## fairArb
module fairArb (
	input logic [15:0] bids,
	output logic [15:0] wins,
	input logic get_next_win,
	input logic clk,
	input logic rst
		);
For scale: about 2700 µm² of cells after synthesis.
export LEC_CHECK = 0
export ABC_AREA = 0
export CAP_MARGIN = 5
export CELL_PAD_IN_SITES_DETAIL_PLACEMENT = 2
export CELL_PAD_IN_SITES_GLOBAL_PLACEMENT = 3
export CORE_MARGIN = 5
export CORE_UTILIZATION = 51
export CTS_CLUSTER_DIAMETER = 174
export CTS_CLUSTER_SIZE = 79
export GPL_ROUTABILITY_DRIVEN = 1
export GPL_TIMING_DRIVEN = 0
export HOLD_SLACK_MARGIN = 0.24
export MAX_ROUTING_LAYER = met5
export MIN_ROUTING_LAYER = met2
export SETUP_SLACK_MARGIN = 0.11
export SLEW_MARGIN = 20
create_clock -name core_clock -period 5.56 [get_ports {clk}]
run.sh (not shown) runs the stock make flow with config.mk's settings and CLKGATE_MAP_FILE=.
The baseline never finished: it broke off in 3_1_place_gp_skip_io on GPL-0301.
Rerun with:
ABC_AREA = 1   (was 0)
CAP_MARGIN = 20   (was 5)
CELL_PAD_IN_SITES_DETAIL_PLACEMENT = default   (was 2)
CELL_PAD_IN_SITES_GLOBAL_PLACEMENT = default   (was 3)
CORE_MARGIN = 2   (was 5)
CORE_UTILIZATION = 64   (was 51)
CTS_CLUSTER_DIAMETER = default   (was 174)
CTS_CLUSTER_SIZE = default   (was 79)
GPL_ROUTABILITY_DRIVEN = default   (was 1)
GPL_TIMING_DRIVEN = default   (was 0)
HOLD_SLACK_MARGIN = default   (was 0.24)
MAX_ROUTING_LAYER = default   (was met5)
MIN_ROUTING_LAYER = default   (was met2)
SETUP_SLACK_MARGIN = 1.01   (was 0.11)
clock period = 4.43 ns   (was 5.56 ns; I/O delays follow)
Result:
- Now the flow completed with no timing, DRC or antenna violations
- area after synthesis stays flat
- die size decreases by 31%
- synthesized cell count increases by 42%
Rerun with:
ABC_AREA = default   (was 1)
CORE_UTILIZATION = 57   (was 64)
SETUP_SLACK_MARGIN = 0.71   (was 1.01)
TNS_END_PERCENT = 5   (was default)
clock period = 4.0 ns   (was 4.43 ns; I/O delays follow)
=>
- The changed run finished with timing, DRC and antenna clean
- non-clock buffer count climbs by 81
- setup slack got worse by 0.68 ns
- design area climbs by about 20%
Rerun with:
ABC_AREA = 1   (was default)
CORE_MARGIN = 9   (was 2)
CORE_UTILIZATION = 58   (was 57)
CTS_CLUSTER_DIAMETER = 239   (was default)
CTS_CLUSTER_SIZE = 99   (was default)
SETUP_SLACK_MARGIN = default   (was 0.71)
Clock power barely changes.
Power goes down by 3.3%.
Count of clock-buffer cells in the layout came out lower by 1.
Wire length decreases by 23%.
Global-route usage fell by 18 points.
Utilization goes down by 14 points.

---

## lane 1
fairArb again, from the RTL that the note above started with.
export LEC_CHECK = 0
export CAP_MARGIN = 10
export CORE_ASPECT_RATIO = 0.88
export CORE_MARGIN = 2
export CORE_UTILIZATION = 40
export GPL_TIMING_DRIVEN = 0
export HOLD_SLACK_MARGIN = 0.24
export MIN_ROUTING_LAYER = met1
export PLACE_DENSITY_LB_ADDON = 0.26
export SLEW_MARGIN = 20
export TNS_END_PERCENT = 5
create_clock -name core_clock -period 4.0 [get_ports {clk}]
--- input diff lane 1..lane 2 ---
Settings: GPL_TIMING_DRIVEN: 0 -> unset; CORE_ASPECT_RATIO: 0.88 -> unset; MIN_ROUTING_LAYER: met1 -> unset; CAP_MARGIN: 10 -> 20; HOLD_SLACK_MARGIN: 0.24 -> unset; CORE_UTILIZATION: 40 -> 57; SETUP_SLACK_MARGIN: unset -> 0.65; PLACE_DENSITY_LB_ADDON: 0.26 -> unset.
==> results <==
Lane 2 -> lane 1: share of synthesized cell area in full adder, half adder and majority cells delta 0, exact match. Lane 1 -> lane 2: portion of netlist area occupied by mux cells delta 0, exact match. Run comparison: lane 2 critical path capture point priority_f[0]$_SDFFE_PN0P_; lane 1 critical path capture point priority_f[2]$_SDFFE_PN0P_. The data required time of the critical path number comes out higher for lane 1 vs lane 2. Number of logic stages on the critical path including buffering: lane 2 vs lane 1 identical. Clock network fraction of total power, lane 1 and lane 2: smaller value in lane 2. Lane 2 has wire length above what lane 1 had.

---

## red
fairArb again, from the RTL that the note above started with.
make LEC_CHECK=0 CAP_MARGIN=5 CELL_PAD_IN_SITES_GLOBAL_PLACEMENT=0 CORE_MARGIN=2 CORE_UTILIZATION=67 CTS_CLUSTER_DIAMETER=333 CTS_CLUSTER_SIZE=23 GPL_ROUTABILITY_DRIVEN=0 GPL_TIMING_DRIVEN=1 MAX_ROUTING_LAYER=met4 SETUP_SLACK_MARGIN=-0.1 SLEW_MARGIN=20 finish   # period 3.4 ns
Run status, red: aborted in clock tree synthesis, error DPL-0033
Setup changes, red to blue
Settings: a deleted GPL_TIMING_DRIVEN that had been 1; a deleted CELL_PAD_IN_SITES_GLOBAL_PLACEMENT that had been 0; a deleted SETUP_SLACK_MARGIN that had been -0.1; a deleted CTS_CLUSTER_SIZE that had been 23; a change of CAP_MARGIN from 5 to 20; a deleted CTS_CLUSTER_DIAMETER that had been 333; a deleted GPL_ROUTABILITY_DRIVEN that had been 0; a deleted MAX_ROUTING_LAYER that had been met4; a change of CORE_UTILIZATION from 67 to 58; a change of the clock period (ns, I/O delays scaled along) from 3.4 to 3.47.
Findings:
blue is listed as incomplete: the tool reported an error in global routing and the run ended there.
The synthesized area was comparable across blue and red.
Relative to red, instance area after placement has increased by 1.1% in blue.
Re net count after synthesis: no difference whatsoever between blue and red.
The final HPWL from detailed placement in blue is 0.865 times that in red.
Core box area: blue worse than red
In the metrics for blue and red, the one carrying the higher chip area is blue.
Of blue and red, the lower cell row count belongs to red.
Comparing blue and red, post-placement cell count is lower on red.
Worst-case setup slack after placement (blue over red): increase, 160 ps
The width of the die number comes out lower for red vs blue.
Re register share after synthesis: no difference whatsoever between blue and red.
> inputs changed (blue -> green)
Settings: swapping 58 for 65 in CORE_UTILIZATION; swapping 3.47 for 3.26 in the clock period (ns, I/O delays scaled along).
### Flow results
Of green and blue, none finishes clean. No final results exist for green, since it was stopped by error DPL-0038 during clock tree synthesis. Re share of flip-flops with an asynchronous set or reset: no difference whatsoever between blue and green. In the tables for green and blue, horizontal die size reads higher with blue. Going from blue to green, the die area was shrunk. Relative to blue, die height has decreased by 5.2% in green. Compared with blue, in green synthesis area per yosys now sits at about the same level, placement row count now sits lower, total core area now sits lower, synthesized netlist cell count now sits at about the same level. Diff blue -> green: multiplexer area fraction after synthesis level, effective utilization at floorplan moved up. green vs blue — final weighted congestion in routability-driven placement rose 0.055.
## Diff of input files: orange against green
Settings: CORE_UTILIZATION: 65 -> 70; the clock period (ns, I/O delays scaled along): 3.26 -> 3.75.
==> results <==
- orange: it failed during clock tree synthesis, and the tool reported DPL-0033.
- Number of register bits inferred by synthesis essentially unchanged between orange and green.
- Reported for green and orange, area after synthesis turned out identical to the last digit.
- Relative to green, row count decreased by 1 in orange.
- orange: core region area is 7.8% lower than what green reported.
- Between orange and green, the I/O pin count does not differ in any meaningful way.
- The cell area after placement in orange sits 6.9% below the value recorded for green.
- From orange to green, number of buffer cells added on primary ports did not move at all.

---

Starting RTL as in the previous note.
Design fairArb, start of the top module:
module fairArb (
	input logic [15:0] bids,
	output logic [15:0] wins,
	input logic get_next_win,
	input logic clk,
	input logic rst
		);
==> flow/config.mk <==
export PLATFORM = sky130hd
export DESIGN_NAME = fairArb
export DESIGN_NICKNAME = fairArb
export VERILOG_FILES = /design/flow/design.v
export SDC_FILE = /design/flow/constraint.sdc
export NUM_CORES = 4
export LEC_CHECK = 0
export CAP_MARGIN = 40
export CORE_MARGIN = 2
export CORE_UTILIZATION = 65
export CTS_CLUSTER_DIAMETER = 44
export SETUP_SLACK_MARGIN = 0.08
export SLEW_MARGIN = 20
export TNS_END_PERCENT = 5
==> flow/constraint.sdc <==
create_clock -name core_clock -period 3.58 [get_ports {clk}]
set_input_delay 0.7160 -clock core_clock [delete_from_list [all_inputs] [get_ports {clk}]]
set_output_delay 0.7160 -clock core_clock [all_outputs]
set_load 0.01 [all_outputs]
The first run died in global routing (5_1_grt) with DPL-0038.
Next try:
- CAP_MARGIN: 40 -> 20
- CORE_UTILIZATION: 65 -> 12
- CTS_CLUSTER_DIAMETER: 44 -> default
- SETUP_SLACK_MARGIN: 0.08 -> default
- TNS_END_PERCENT: 5 -> default
- clock period: 3.58 -> 5.24 ns (I/O delays scaled with it)
Outcome: The new run produced a clean layout; synthesized area is unchanged; die area climbs to 5.1 times its value; synthesized cell count is unchanged.

---

## wip/xenon
Starting RTL as in the previous note.
make LEC_CHECK=0 ABC_AREA=1 CAP_MARGIN=10 CORE_MARGIN=2 CORE_UTILIZATION=72 CTS_CLUSTER_DIAMETER=274 CTS_CLUSTER_SIZE=72 SETUP_SLACK_MARGIN=0.67 SLEW_MARGIN=20 finish   # period 2.39 ns
Flow for wip/xenon halted at global placement (3_3_place_gp), error code GPL-0301.
> inputs changed (wip/xenon -> wip/maple)
- removing CTS_CLUSTER_DIAMETER (formerly 274)
- changing CORE_UTILIZATION from 72 to 58
- changing CAP_MARGIN from 10 to 20
- changing SETUP_SLACK_MARGIN from 0.67 to 0.71
- removing ABC_AREA (formerly 1)
- removing CTS_CLUSTER_SIZE (formerly 72)
- changing the clock period (ns, I/O delays scaled along) from 2.39 to 2.65
Notes after the runs:
Stage in which a tool error killed wip/maple: clock tree synthesis (4_1_cts).
Number of cells produced by synthesis (wip/maple vs. wip/xenon) decreases by more than a quarter
~same post-synthesis sequential area ratio in wip/xenon and wip/maple
Yosys chip area essentially unchanged between wip/xenon and wip/maple.
diff inputs: wip/maple => wip/nickel
- SETUP_SLACK_MARGIN changed from 0.71 to -0.25
- the clock period (ns, I/O delays scaled along) changed from 2.65 to 2.72
Status(wip/nickel) = ERROR, stage = clock tree synthesis (4_1_cts)
wip/maple never completed; the flow aborted with a tool error in clock tree synthesis (4_1_cts).
wip/maple -> wip/nickel: share of flip-flops with an asynchronous set or reset after synthesis delta 0, exact match
Reported for wip/maple and wip/nickel, flop and latch count out of synthesis turned out identical to the last digit.
The number of cell instances after yosys synthesis of wip/nickel and that of wip/maple are within noise of each other.
Cmp wip/nickel vs wip/maple: area of placed instances lower in wip/nickel
Any difference in placed instance count between wip/maple and wip/nickel is small enough to ignore.
As far as average size of a mapped cell goes, wip/nickel and wip/maple are indistinguishable; the numbers are identical.
wip/maple and wip/nickel ended up with nearly the same routability-driven placement congestion ratio.
Sort wip/maple and wip/nickel by detailed-placement wirelength estimate, ascending, and wip/nickel comes first.
[inputs] wip/onyx vs wip/nickel
- swapping 58 for 40 in CORE_UTILIZATION
- clearing SETUP_SLACK_MARGIN, which used to be -0.25
- swapping 2.72 for 4.0 in the clock period (ns, I/O delays scaled along)
### Flow results
Delta (wip/onyx minus wip/nickel): weighted congestion reported at the end of routability-driven placement lower; floorplan core area higher; number of cells in Yosys stat roughly the same.
wip/onyx completed end to end with timing, DRC and antenna clean.
Compared with wip/nickel, wip/onyx improves pre-CTS setup slack.
The lower number of placed instances, taps included came out of wip/onyx.
For wip/tundra, these inputs were changed with respect to wip/onyx:
- CORE_MARGIN: 2 -> 10
- ABC_AREA: unset -> 1
- HOLD_SLACK_MARGIN: unset -> -0.07
- CORE_ASPECT_RATIO: unset -> 0.5
- CTS_CLUSTER_DIAMETER: unset -> 25
- CORE_UTILIZATION: 40 -> 50
Findings:
wip/tundra was carried through to the last stage, and its layout satisfied the timing, design-rule and antenna checks. wip/onyx has completed all stages; timing, DRC and antenna checks passed. When the final numbers for wip/onyx and wip/tundra were put side by side, the met2 layer wire length in the routed design turned out to be smaller in wip/tundra. Summary — global-route usage, wip/tundra relative to wip/onyx: lower, by 7.2 points. Between wip/onyx and wip/tundra, the internal power consumption is lower for wip/tundra. Final instance area, wip/onyx and wip/tundra: smaller value in wip/tundra. As of wip/tundra, area of the multi-input gates had fallen by a little under 10% compared to wip/onyx. wip/onyx → wip/tundra: wire length of the first global-routing pass lower, via count higher, height of the chip lower.
Power is estimated from default activity; no workload was simulated.
